## ALU_16_bit
module ALU_16_bit(
input wire [15:0] A,
input wire [15:0] B,
input wire [3:0] ALU_FUN,
input wire clk,
output reg [15:0] ALU_OUT,
output reg Carry_Flag,
output reg Arith_Flag,
output reg Logic_Flag,
output reg CMP_Flag,
output reg Shift_Flag
);
clock: 11.3 ns
lec_check: 0
cap_margin: 20
core_margin: 2
core_utilization: 72
cts_cluster_diameter: 383
cts_cluster_size: 96
place_density: 0.39
setup_slack_margin: -1.05
slew_margin: 20
run.sh (not shown) runs the stock make flow with config.mk's settings and CLKGATE_MAP_FILE=.
The baseline aborted during detailed placement (DPL-0033).
Then changed:
- CORE_UTILIZATION: 72 -> 63
- CTS_CLUSTER_DIAMETER: 383 -> not set
- CTS_CLUSTER_SIZE: 96 -> not set
- PLACE_DENSITY: 0.39 -> not set
- SETUP_SLACK_MARGIN: -1.05 -> not set
- clock period: 11.3 -> 12.1 ns (I/O delays scaled with it)
Effect:
- The changed run died in global routing
- synthesized cell count is unchanged
- area after synthesis stays the same
- die area climbs by 14%
Then changed:
- CAP_MARGIN: 20 -> 0
- CORE_UTILIZATION: 63 -> 72
- CTS_CLUSTER_DIAMETER: not set -> 140
- CTS_CLUSTER_SIZE: not set -> 47
- PLACE_DENSITY_LB_ADDON: not set -> 0.01
- SETUP_SLACK_MARGIN: not set -> -0.47
The changed run never finished: it broke off in detailed placement on DPL-0033; die size came out lower by 12%; area after synthesis stays the same; synthesized cell count does not change.


## garnet
ALU_16_bit again, from the RTL that the note above started with.
make LEC_CHECK=0 ABC_AREA=1 CAP_MARGIN=20 CELL_PAD_IN_SITES_GLOBAL_PLACEMENT=2 CORE_ASPECT_RATIO=0.64 CORE_MARGIN=2 CORE_UTILIZATION=24 CTS_CLUSTER_DIAMETER=112 GPL_ROUTABILITY_DRIVEN=0 GPL_TIMING_DRIVEN=0 HOLD_SLACK_MARGIN=0.13 MAX_ROUTING_LAYER=met5 MIN_ROUTING_LAYER=met2 PLACE_DENSITY=0.47 SLEW_MARGIN=35 TNS_END_PERCENT=30 finish   # period 32.2 ns
garnet completed every stage of the flow, and the final layout passed the timing, design-rule and antenna checks.
The inputs of sierra differ from those of garnet as listed below.
Settings: CELL_PAD_IN_SITES_GLOBAL_PLACEMENT no longer set, was 2; SLEW_MARGIN now 20, was 35; MIN_ROUTING_LAYER no longer set, was met2; ABC_AREA no longer set, was 1; PLACE_DENSITY no longer set, was 0.47; GPL_ROUTABILITY_DRIVEN no longer set, was 0; HOLD_SLACK_MARGIN no longer set, was 0.13; CORE_ASPECT_RATIO no longer set, was 0.64; CTS_CLUSTER_DIAMETER no longer set, was 112; MAX_ROUTING_LAYER no longer set, was met5; CORE_UTILIZATION now 48, was 24; TNS_END_PERCENT no longer set, was 30; GPL_TIMING_DRIVEN no longer set, was 0; the clock period (ns, I/O delays scaled along) now 30.6, was 32.2.
Notes after the runs:
- Looking at die area, sierra sits 50% below garnet.
- sierra vs garnet, instance count: sierra lower
- Delta (sierra minus garnet): setup slack of the critical path after layout -1.09 ns; switching power total +12%.
Input-level comparison between tundra and sierra:
Settings: CORE_UTILIZATION now 57, was 48; SETUP_SLACK_MARGIN now 5.0, previously not set; the clock period (ns, I/O delays scaled along) now 28.4, was 30.6.
The remaining runs in sierra and tundra completed every stage, whereas tundra halted early. Run status, tundra: aborted in 5_1_grt, error GRT-0232. In tundra relative to sierra, die outline width had gone down by a little under 10%. Going from sierra to tundra, die outline height shrinks by about 8%. Against sierra, tundra reports a number of placed instances with taps included that is lower. NOTE cell area reported after detailed placement sierra->tundra increased by a few percent. As far as number of cells in Yosys stat is concerned, tundra and sierra perform about the same. Between sierra and tundra, the flow reports total die size decreasing by more than 10%.
What harbor does differently from tundra at the input level:
Settings: SETUP_SLACK_MARGIN: 5.0 -> unset; CORE_UTILIZATION: 57 -> 17; the clock period (ns, I/O delays scaled along): 28.4 -> 39.2.
### Flow results
No stage failed in harbor, and the final checks on the layout all came back clean.
Summary of harbor over tundra: total placed instance area went down by 15%, half-perimeter wire length of the detailed placement result lost 4.6%, area enclosed by the die boundary shows an increase of about 230%, adder-cell share of the synthesized area held.
Summary of harbor over tundra: synthesized area has remained practically unchanged, width of the die went up by 81%, yosys synthesis chip area flat, number of buffers inserted by post-CTS setup repair dropped 97.


Setup of zinc:
Starting RTL as in the previous note.
==> flow/config.mk <==
export PLATFORM = sky130hd
export DESIGN_NAME = ALU_16_bit
export DESIGN_NICKNAME = ALU_16_bit
export VERILOG_FILES = /design/flow/design.v
export SDC_FILE = /design/flow/constraint.sdc
export NUM_CORES = 4
export LEC_CHECK = 0
export ABC_AREA = 0
export CAP_MARGIN = 20
export CELL_PAD_IN_SITES_GLOBAL_PLACEMENT = 2
export CORE_MARGIN = 2
export CORE_UTILIZATION = 24
export CTS_CLUSTER_DIAMETER = 112
export GPL_TIMING_DRIVEN = 0
export HOLD_SLACK_MARGIN = 0.13
export MAX_ROUTING_LAYER = met5
export MIN_ROUTING_LAYER = met2
export PLACE_DENSITY_LB_ADDON = 0.12
export SLEW_MARGIN = 35
==> flow/constraint.sdc <==
create_clock -name core_clock -period 32.2 [get_ports {clk}]
set_input_delay 6.4400 -clock core_clock [delete_from_list [all_inputs] [get_ports {clk}]]
set_output_delay 6.4400 -clock core_clock [all_outputs]
set_load 0.01 [all_outputs]
Every stage of the flow completed for zinc, and the final layout passed the timing, design-rule and antenna checks.
#### Input delta (amber over zinc)
==> flow/config.mk <==
export PLATFORM = sky130hd
export DESIGN_NAME = ALU_16_bit
export DESIGN_NICKNAME = ALU_16_bit
export VERILOG_FILES = /design/flow/design.v
export SDC_FILE = /design/flow/constraint.sdc
export NUM_CORES = 4
export LEC_CHECK = 0
export CAP_MARGIN = 20
export CORE_ASPECT_RATIO = 0.72
export CORE_MARGIN = 2
export CORE_UTILIZATION = 40
export SLEW_MARGIN = 20
export TNS_END_PERCENT = 50
==> flow/constraint.sdc <==
create_clock -name core_clock -period 31.0 [get_ports {clk}]
set_input_delay 6.2000 -clock core_clock [delete_from_list [all_inputs] [get_ports {clk}]]
set_output_delay 6.2000 -clock core_clock [all_outputs]
set_load 0.01 [all_outputs]
[summary]
Delta (amber minus zinc): sequential share of layout area has remained practically unchanged; overall die width has decreased. Reported leakage power: amber > zinc. Of zinc and amber, the run reporting the higher final core utilization was amber.
For violet, these inputs were changed with respect to amber:
==> flow/config.mk <==
export PLATFORM = sky130hd
export DESIGN_NAME = ALU_16_bit
export DESIGN_NICKNAME = ALU_16_bit
export VERILOG_FILES = /design/flow/design.v
export SDC_FILE = /design/flow/constraint.sdc
export NUM_CORES = 4
export LEC_CHECK = 0
export ABC_AREA = 1
export CAP_MARGIN = 15
export CORE_ASPECT_RATIO = 0.5
export CORE_MARGIN = 2
export CORE_UTILIZATION = 70
export CTS_CLUSTER_DIAMETER = 338
export CTS_CLUSTER_SIZE = 98
export GPL_ROUTABILITY_DRIVEN = 0
export GPL_TIMING_DRIVEN = 0
export PLACE_DENSITY = 0.6
export SLEW_MARGIN = 20
export TNS_END_PERCENT = 15
Cmp violet and amber / number of multi-input combinational cells / lower: amber. Against amber, vias after detailed routing in violet came out better. Changes observed in violet relative to amber: adder-cell share of the synthesized area dropped 0.31 points, leakage dissipation climbed 0.00067 uW, largest fanout of any net on the critical path climbed 1. The first-pass GRT wire length of violet is lower than that of amber. Launching element of the worst setup path: B[2] -> amber, B[10] -> violet.
What umber does differently from violet at the input level:
==> flow/config.mk <==
export PLATFORM = sky130hd
export DESIGN_NAME = ALU_16_bit
export DESIGN_NICKNAME = ALU_16_bit
export VERILOG_FILES = /design/flow/design.v
export SDC_FILE = /design/flow/constraint.sdc
export NUM_CORES = 4
export LEC_CHECK = 0
export ABC_AREA = 1
export CAP_MARGIN = 40
export CORE_MARGIN = 9
export CORE_UTILIZATION = 40
export CTS_CLUSTER_DIAMETER = 204
export CTS_CLUSTER_SIZE = 99
export GPL_ROUTABILITY_DRIVEN = 0
export GPL_TIMING_DRIVEN = 0
export PLACE_DENSITY = 0.41
export SLEW_MARGIN = 20
export TNS_END_PERCENT = 20
Diff violet -> umber: core utilization went down; die area went up; summed area of non-filler cells in the final layout went up; sum of met3 wire segment lengths after detailed routing went down. umber vs violet — post-cts gate resize count climbed by more than 100%.
[inputs] xenon vs umber
diff --git a/flow/config.mk b/flow/config.mk
--- a/flow/config.mk
+++ b/flow/config.mk
@@ -8,11 +8,13 @@
 export ABC_AREA = 1
 export CAP_MARGIN = 40
+export CELL_PAD_IN_SITES_GLOBAL_PLACEMENT = 1
 export CORE_MARGIN = 9
-export CORE_UTILIZATION = 40
+export CORE_UTILIZATION = 59
 export CTS_CLUSTER_DIAMETER = 204
-export CTS_CLUSTER_SIZE = 99
+export CTS_CLUSTER_SIZE = 65
 export GPL_ROUTABILITY_DRIVEN = 0
 export GPL_TIMING_DRIVEN = 0
+export HOLD_SLACK_MARGIN = 0.06
 export PLACE_DENSITY = 0.41
-export SLEW_MARGIN = 20
-export TNS_END_PERCENT = 20
+export SLEW_MARGIN = 10
+export TNS_END_PERCENT = 5
==> comparison <==
Each of the runs, namely umber and xenon, reached the end of the flow and came out clean.
Min overall global routing resource usage across xenon and umber: umber
Cmp xenon and umber / global routing usage on met1 / higher: xenon
Per the comparison of xenon with umber, final routed wirelength across all metal layers shows a reduction of 5.1 mm; total half-perimeter wirelength after legalization and detailed placement shows a reduction of 11%; worst hold margin shows an increase of 0.037 ns; die area shows a reduction of about 30%.
Of xenon and umber, the run reporting the lower worst slew margin relative to its limit was xenon.
Going from umber to xenon, post-route minimum period grows by 0.31 ns.
Changes in lagoon relative to xenon:
==> flow/config.mk <==
export PLATFORM = sky130hd
export DESIGN_NAME = ALU_16_bit
export DESIGN_NICKNAME = ALU_16_bit
export VERILOG_FILES = /design/flow/design.v
export SDC_FILE = /design/flow/constraint.sdc
export NUM_CORES = 4
export LEC_CHECK = 0
export ABC_AREA = 1
export CAP_MARGIN = 15
export CORE_MARGIN = 2
export CORE_UTILIZATION = 72
export CTS_CLUSTER_DIAMETER = 338
export CTS_CLUSTER_SIZE = 98
export GPL_ROUTABILITY_DRIVEN = 0
export GPL_TIMING_DRIVEN = 0
export PLACE_DENSITY = 0.86
export SLEW_MARGIN = 20
export TNS_END_PERCENT = 15
Worst hold slack after final layout: lagoon vs xenon up 0.0050 ns. Against xenon, lagoon comes in 13 points higher on core utilization before placement. lagoon gives less internal power consumption than xenon did. Sequential share of layout area across xenon and lagoon: no real change.
Power figures rest on the tool's default switching activity, not on a simulated workload.
